oak:
Design ARM_SingleCycle_CPU, start of the top module:
module ARM_SingleCycle_CPU
	#(parameter	BusWidth	= 32)
	(input logic		i_CLK, i_RESET,
	input logic[(BusWidth - 1):0]	i_Instr,
	output logic[(BusWidth - 1):0]	o_PC,
	output logic[(BusWidth - 1):0]	o_Data_Address,
	output logic					o_Mem_Write,
	output logic[(BusWidth - 1):0]	o_Write_Data,
	input logic[(BusWidth - 1):0]	i_Read_Data);
clock: 8.97 ns
lec_check: 0
abc_area: 1
cap_margin: 20
cell_pad_in_sites_detail_placement: 2
cell_pad_in_sites_global_placement: 1
core_aspect_ratio: 1.24
core_margin: 2
core_utilization: 67
cts_cluster_size: 15
gpl_routability_driven: 0
gpl_timing_driven: 1
hold_slack_margin: 0.21
place_density: 0.48
setup_slack_margin: 2.61
slew_margin: 5
tns_end_percent: 90
run.sh (not shown) runs the stock make flow with config.mk's settings and CLKGATE_MAP_FILE=.
oak: aborted in 3_1_place_gp_skip_io (tool error)
Setup changes, oak to pine
Settings: a change of CAP_MARGIN from 20 to 35; a deleted PLACE_DENSITY that had been 0.48; a change of SLEW_MARGIN from 5 to 20; a change of SETUP_SLACK_MARGIN from 2.61 to 0.01; an added PLACE_DENSITY_LB_ADDON of 0.01; a deleted CELL_PAD_IN_SITES_DETAIL_PLACEMENT that had been 2; a change of CORE_ASPECT_RATIO from 1.24 to 0.65; a deleted TNS_END_PERCENT that had been 90; a change of ABC_AREA from 1 to 0; a change of HOLD_SLACK_MARGIN from 0.21 to -0.07; a change of CORE_UTILIZATION from 67 to 61; a change of the clock period (ns, I/O delays scaled along) from 8.97 to 3.42.
### Flow results
FAIL for each of oak and pine. Stage in which a tool error killed oak: 3_1_place_gp_skip_io. pine did not run to completion, as it errored out during 5_1_grt. pine vs. oak: cell count after synthesis now sits lower, y dimension of the die went down by 28%, area after synthesis has decreased.
The inputs of birch differ from those of pine as listed below.
Settings: a deleted SETUP_SLACK_MARGIN that had been 0.01; a change of CORE_UTILIZATION from 61 to 23; a change of PLACE_DENSITY_LB_ADDON from 0.01 to 0.2; a change of CTS_CLUSTER_SIZE from 15 to 73; a change of CAP_MARGIN from 35 to 15; a change of the clock period (ns, I/O delays scaled along) from 3.42 to 9.57.
==> results <==
- birch: flow completed, timing, DRC and antenna clean
- Taking birch as 1.0, pine lands at 0.849 on number of CTS-inserted buffers.
- Count of buffers added by post-CTS timing repair for setup: birch vs pine down 87%
- Changes observed in birch relative to pine: area of placed instances -0.0019 mm^2; post-placement worst setup slack +2.55 ns; cell area after technology mapping ~0 delta; chip width +62%.
- Of the two candidates, pine has the better chip footprint and birch the worse one.
- Compared with pine, core footprint in birch increased by more than 100%.
- HPWL after detailed placement came out higher on birch than on pine.
What maple does differently from birch at the input level:
Settings: CORE_UTILIZATION: 23 -> 61; CORE_ASPECT_RATIO: 0.65 -> 1.58; SETUP_SLACK_MARGIN: unset -> 1.0; HOLD_SLACK_MARGIN: -0.07 -> 0.29; PLACE_DENSITY_LB_ADDON: 0.2 -> 0.01; the clock period (ns, I/O delays scaled along): 9.57 -> 3.42.
## What came out
maple terminated abnormally: 5_1_grt reported GRT-0116. Between birch and maple, the difference in post-cts hold-fix buffer tally is negligible. As of maple, number of resized instances in the post-cts repair step had risen by more than 100% compared to birch. maple vs birch: chip height down.

---

Starting RTL as in the previous note.
Settings: LEC_CHECK=0, ABC_AREA=1, CAP_MARGIN=5, CORE_MARGIN=6, CORE_UTILIZATION=21, CTS_CLUSTER_DIAMETER=394, MAX_ROUTING_LAYER=met4, PLACE_DENSITY_LB_ADDON=0.13, SETUP_SLACK_MARGIN=2.57, SLEW_MARGIN=20; clock period 9.7 ns.
Change:
- CAP_MARGIN: 5 -> 20
- CORE_MARGIN: 6 -> 2
- CORE_UTILIZATION: 21 -> 57
- CTS_CLUSTER_DIAMETER: 394 -> unset
- CTS_CLUSTER_SIZE: unset -> 75
- MAX_ROUTING_LAYER: met4 -> unset
- PLACE_DENSITY_LB_ADDON: 0.13 -> 0.12
- SETUP_SLACK_MARGIN: 2.57 -> unset
- clock period: 9.7 -> 7.49 ns (I/O delays scaled with it)
What happened:
- The new run finished with negative setup slack left
- setup slack is worse by 1.5 ns
- total power went up by a quarter to a third
- worst hold slack gains 0.0035 ns
- die size came out lower by well over a third
- global-route usage increases by 31 points
- flip-flop count is unchanged
- final area decreases by a few percent
- register-to-register slack is worse by 1.7 ns

---

run A:
Starting RTL as in the previous note.
Settings: LEC_CHECK=0, ABC_AREA=0, CAP_MARGIN=15, CELL_PAD_IN_SITES_GLOBAL_PLACEMENT=1, CORE_ASPECT_RATIO=0.88, CORE_MARGIN=2, CORE_UTILIZATION=61, CTS_CLUSTER_SIZE=57, GPL_ROUTABILITY_DRIVEN=1, GPL_TIMING_DRIVEN=1, HOLD_SLACK_MARGIN=-0.07, SETUP_SLACK_MARGIN=1.94, SLEW_MARGIN=5, TNS_END_PERCENT=5; clock period 7.49 ns.
Run A is listed as incomplete: the tool reported an error in global routing (5_1_grt) and the run ended there.
diff inputs: run A => run B
Settings: HOLD_SLACK_MARGIN removed (was -0.07); CORE_UTILIZATION changed from 61 to 56; CTS_CLUSTER_SIZE removed (was 57); SLEW_MARGIN changed from 5 to 20; ABC_AREA removed (was 0); SETUP_SLACK_MARGIN removed (was 1.94); CORE_ASPECT_RATIO removed (was 0.88); GPL_TIMING_DRIVEN removed (was 1); CELL_PAD_IN_SITES_GLOBAL_PLACEMENT removed (was 1); CAP_MARGIN changed from 15 to 20; TNS_END_PERCENT removed (was 5); GPL_ROUTABILITY_DRIVEN removed (was 1); the clock period (ns, I/O delays scaled along) changed from 7.49 to 7.54.
==> results <==
- Run B: all stages done; final checks FAILED (negative setup slack).
- Relative to run A, pre-CTS setup slack increased by 0.035 ns in run B.
- The die area number comes out lower for run A vs run B.
- Summary — horizontal die dimension, run B relative to run A: lower, by about 2%.
- Number of buffers created by CTS for run B is lower than for run A.
- On row count, the lower figure sits with run A, not run B.
- The yosys-reported design area after synthesis on run B is in line with that on run A.
#### Input delta (run C over run B)
Settings: PLACE_DENSITY_LB_ADDON newly set to 0.23; CTS_CLUSTER_DIAMETER newly set to 70; CELL_PAD_IN_SITES_DETAIL_PLACEMENT newly set to 2; SLEW_MARGIN changed from 20 to 30; MAX_ROUTING_LAYER newly set to met4; CTS_CLUSTER_SIZE newly set to 39; TNS_END_PERCENT newly set to 75; the clock period (ns, I/O delays scaled along) changed from 7.54 to 17.7.
### Flow results
Run C | ERROR | detailed placement (3_5_place_dp)
From run B to run C, share of the core filled by cells before placement did not move at all.
Weighted congestion at the end of routability-driven global placement was higher in the run labelled run B.
Post-synthesis cell type count came out exactly the same in run C and run B.
Synthesized net count came out exactly the same in run C and run B.
Summary of run C over run B: die size held, combined area of all synthesized cells comparable, synthesized cell count comparable.
Re simple logic cell fraction of the synthesized area: no difference whatsoever between run B and run C.
Inputs modified between run C and run D:
Settings: SETUP_SLACK_MARGIN newly set to 1.91; MAX_ROUTING_LAYER removed (was met4); CTS_CLUSTER_DIAMETER removed (was 70); CELL_PAD_IN_SITES_DETAIL_PLACEMENT removed (was 2); CORE_UTILIZATION changed from 56 to 66; PLACE_DENSITY_LB_ADDON changed from 0.23 to 0.0; CTS_CLUSTER_SIZE changed from 39 to 29; SLEW_MARGIN changed from 30 to 20; TNS_END_PERCENT changed from 75 to 5; the clock period (ns, I/O delays scaled along) changed from 17.7 to 7.71.
### Flow results
- Run D: it failed during global routing (5_1_grt), and the tool reported GRT-0232.
- From run C to run D, simple-gate share of the synthesized area did not move at all.
- Diff run C -> run D | die boundary height | decrease of 7.8%
- Number of rows created at floorplan came out lower on run D than on run C.
- Multiplexer area fraction after synthesis: run C vs run D identical
- Between run C and run D, the fraction of the yosys area taken by sequential cells does not differ in any meaningful way.
- Of run D and run C, the run reporting the lower core area was run D.
- Re netlist area before placement: no difference whatsoever between run D and run C.
- In run D, the starting utilization of the core area came out 10 points above the value in run C.
- Per the comparison of run D with run C, width of the chip saw a decrease; routability-driven placement congestion ratio saw an increase.
- Run D ends up with lower chip area than run C does.

---

== run a ==
ARM_SingleCycle_CPU again, from the RTL that the note above started with.
Settings: LEC_CHECK=0, ABC_AREA=1, CAP_MARGIN=40, CELL_PAD_IN_SITES_DETAIL_PLACEMENT=2, CELL_PAD_IN_SITES_GLOBAL_PLACEMENT=1, CORE_ASPECT_RATIO=1.8, CORE_MARGIN=2, CORE_UTILIZATION=67, CTS_CLUSTER_SIZE=15, GPL_ROUTABILITY_DRIVEN=0, GPL_TIMING_DRIVEN=1, HOLD_SLACK_MARGIN=0.21, MIN_ROUTING_LAYER=met2, PLACE_DENSITY=0.48, SETUP_SLACK_MARGIN=2.61, SLEW_MARGIN=5, TNS_END_PERCENT=90; clock period 8.97 ns.
Run a | ERROR | global placement without I/O
The inputs of run b differ from those of run a as listed below.
- a change of ABC_AREA from 1 to 0
- a deleted CELL_PAD_IN_SITES_DETAIL_PLACEMENT that had been 2
- an added PLACE_DENSITY_LB_ADDON of 0.2
- a deleted MIN_ROUTING_LAYER that had been met2
- a change of SLEW_MARGIN from 5 to 20
- a change of SETUP_SLACK_MARGIN from 2.61 to 1.0
- a deleted TNS_END_PERCENT that had been 90
- a change of HOLD_SLACK_MARGIN from 0.21 to -0.07
- a change of CTS_CLUSTER_SIZE from 15 to 73
- a deleted PLACE_DENSITY that had been 0.48
- a change of CAP_MARGIN from 40 to 15
- a change of CORE_ASPECT_RATIO from 1.8 to 0.65
- a change of CORE_UTILIZATION from 67 to 59
- a change of the clock period (ns, I/O delays scaled along) from 8.97 to 4.14
--- outcome ---
- Per the comparison of run b with run a, sequential element share of the synthesized area picked up an extra 4.1 points; number of rows in the core area down 45; share of the core filled by cells before placement down 7.6 points.
- Compared with run a, in run b die area grew by about 1.8%; share of cell area taken by muxes after synthesis higher.
- Run b did not finish; the tool stopped in global routing with error GRT-0116.
- Run b has core outline area above what run a had.
- [compare] base=run a new=run b: synthesized area now sits lower, complex-gate fraction of the synthesized area now sits higher, synthesized cell count now sits lower.
- Run b gives less post-synthesis chip area from yosys than run a did.
- Run b: die boundary height about 40% below run a
Power figures rest on the tool's default switching activity, not on a simulated workload.
